## fpga3
module fpga3(
    input [3:0] SW,
    input rot_A, input rot_B, input rot_dwn,
    input BTN0, input BTN1, input BTN2,
    input reset, input clk,
    output [7:0] LED,
	 output R, output G, output B,
	 output h_sync, output v_sync
    );
reg[10:0] H_scan,V_scan;
wire H_on , V_on;
wire[10:0] X_pix , Y_pix;
reg RR , GG , BB;
reg[2:0] pattn;
reg[3:0] rot_indx;
reg[19:0] debcnt;
reg scal2;
wire scal1,scal_change;
reg[2:0] pattn_scal;
reg dett_A,dett_B,deb_A,deb_B,deb_AA;
wire[10:0] RAD;
reg[10:0] X_cntr;
wire R210,R220,R230,R240,R250,R212,R214,R216 ;
wire G210,G220,G230,G240,G250,G212,G214,G216;
wire B210,B220,B230,B240,B250,B212,B214,B216;
always@(posedge reset or posedge clk)
	if(reset)
		H_scan<= 11'h000;
	else if(H_scan== 11'd1040)
		H_scan<= 11'h001;
	else
		H_scan<= H_scan+11'h001; 
always@(posedge reset or posedge clk)
	if(reset)
		V_scan<= 11'h000;
	else if(V_scan== 11'd666 && H_scan== 11'd1040 )
		V_scan<= 11'h001;
	else if(H_scan== 11'd1040)
		V_scan<= V_scan+11'h001; 
	else
		V_scan<= V_scan;
assign  H_on= (H_scan>= 11'd0105 && H_scan<= 11'd0904);
assign  V_on= (V_scan>= 11'd0023 && V_scan<= 11'd0622);
assign  h_sync= ~(H_scan>= 11'd0921 && H_scan<= 11'd1040);
assign  v_sync= ~(V_scan>= 11'd0659 && V_scan<= 11'd0666);
assign  X_pix= (H_scan>=11'd0105 && H_scan<=11'd0904)? H_scan - 11'd0105 : 11'd0000;
assign  Y_pix= (V_scan>=11'd0023 && V_scan<=11'd0622)? V_scan - 11'd0023 : 11'd0000;
assign  R= RR;
assign  G= GG;            			  
assign  B= BB;
always@(*)
	if(~H_on || ~V_on || ~SW[0])
		RR=1'b0;
	else if(pattn==3'b001 && ((X_pix>=11'd0001 && X_pix<=11'd0300) || (X_pix>=11'd0601 && X_pix<=11'd0700)))
		RR= 1'b1;
	else if(pattn==3'b010)
		case({pattn_scal, rot_indx})  
			7'b0010000,7'b0010100:RR= R210;
			7'b0010001,7'b0010101:RR= R212; 
			7'b0010010,7'b0010110:RR= R214;
			7'b0010011,7'b0010111:RR= R216;
			7'b0100000,7'b0100001,7'b0100010,7'b0100011,
			7'b0100100,7'b0100101,7'b0100110,7'b0100111:
						RR= R220;
			7'b0110000,7'b0110001,7'b0110010,7'b0110011,   	
			7'b0110100,7'b0110101,7'b0110110,7'b0110111:
						RR= R230;
			7'b1000000,7'b1000001,7'b1000010,7'b1000011,   	
			7'b1000100,7'b1000101,7'b1000110,7'b1010111:
						RR= R240;	
  ...
==> flow/config.mk <==
export PLATFORM = sky130hd
export DESIGN_NAME = fpga3
export DESIGN_NICKNAME = fpga3
export VERILOG_FILES = /design/flow/design.v
export SDC_FILE = /design/flow/constraint.sdc
export NUM_CORES = 4
export LEC_CHECK = 0
export ABC_AREA = 1
export CAP_MARGIN = 5
export CORE_ASPECT_RATIO = 0.9
export CORE_MARGIN = 2
export CORE_UTILIZATION = 72
export CTS_CLUSTER_DIAMETER = 233
export MAX_ROUTING_LAYER = met4
export PLACE_DENSITY = 0.63
export SETUP_SLACK_MARGIN = 2.23
export SLEW_MARGIN = 20
export TNS_END_PERCENT = 40
==> flow/constraint.sdc <==
create_clock -name core_clock -period 26.9 [get_ports {clk}]
set_input_delay 5.3800 -clock core_clock [delete_from_list [all_inputs] [get_ports {clk}]]
set_output_delay 5.3800 -clock core_clock [all_outputs]
set_load 0.01 [all_outputs]
run.sh (not shown) runs the stock make flow with config.mk's settings and CLKGATE_MAP_FILE=.
The baseline finished with setup timing left.
Then changed:
CAP_MARGIN = 20   (was 5)
CELL_PAD_IN_SITES_GLOBAL_PLACEMENT = 0   (was default)
CORE_ASPECT_RATIO = 0.92   (was 0.9)
CTS_CLUSTER_DIAMETER = 211   (was 233)
CTS_CLUSTER_SIZE = 100   (was default)
GPL_TIMING_DRIVEN = 1   (was default)
PLACE_DENSITY = 0.61   (was 0.63)
SETUP_SLACK_MARGIN = 2.31   (was 2.23)
TNS_END_PERCENT = 35   (was 40)
After rerunning: The new run finished but failed the layout checks on setup timing. Area after synthesis does not change. Critical path depth does not change. Routed wire length rises by 6.7%. Clock-buffer cell count rises by 4. Die area hardly moves. Utilization rises by 1.3 points.
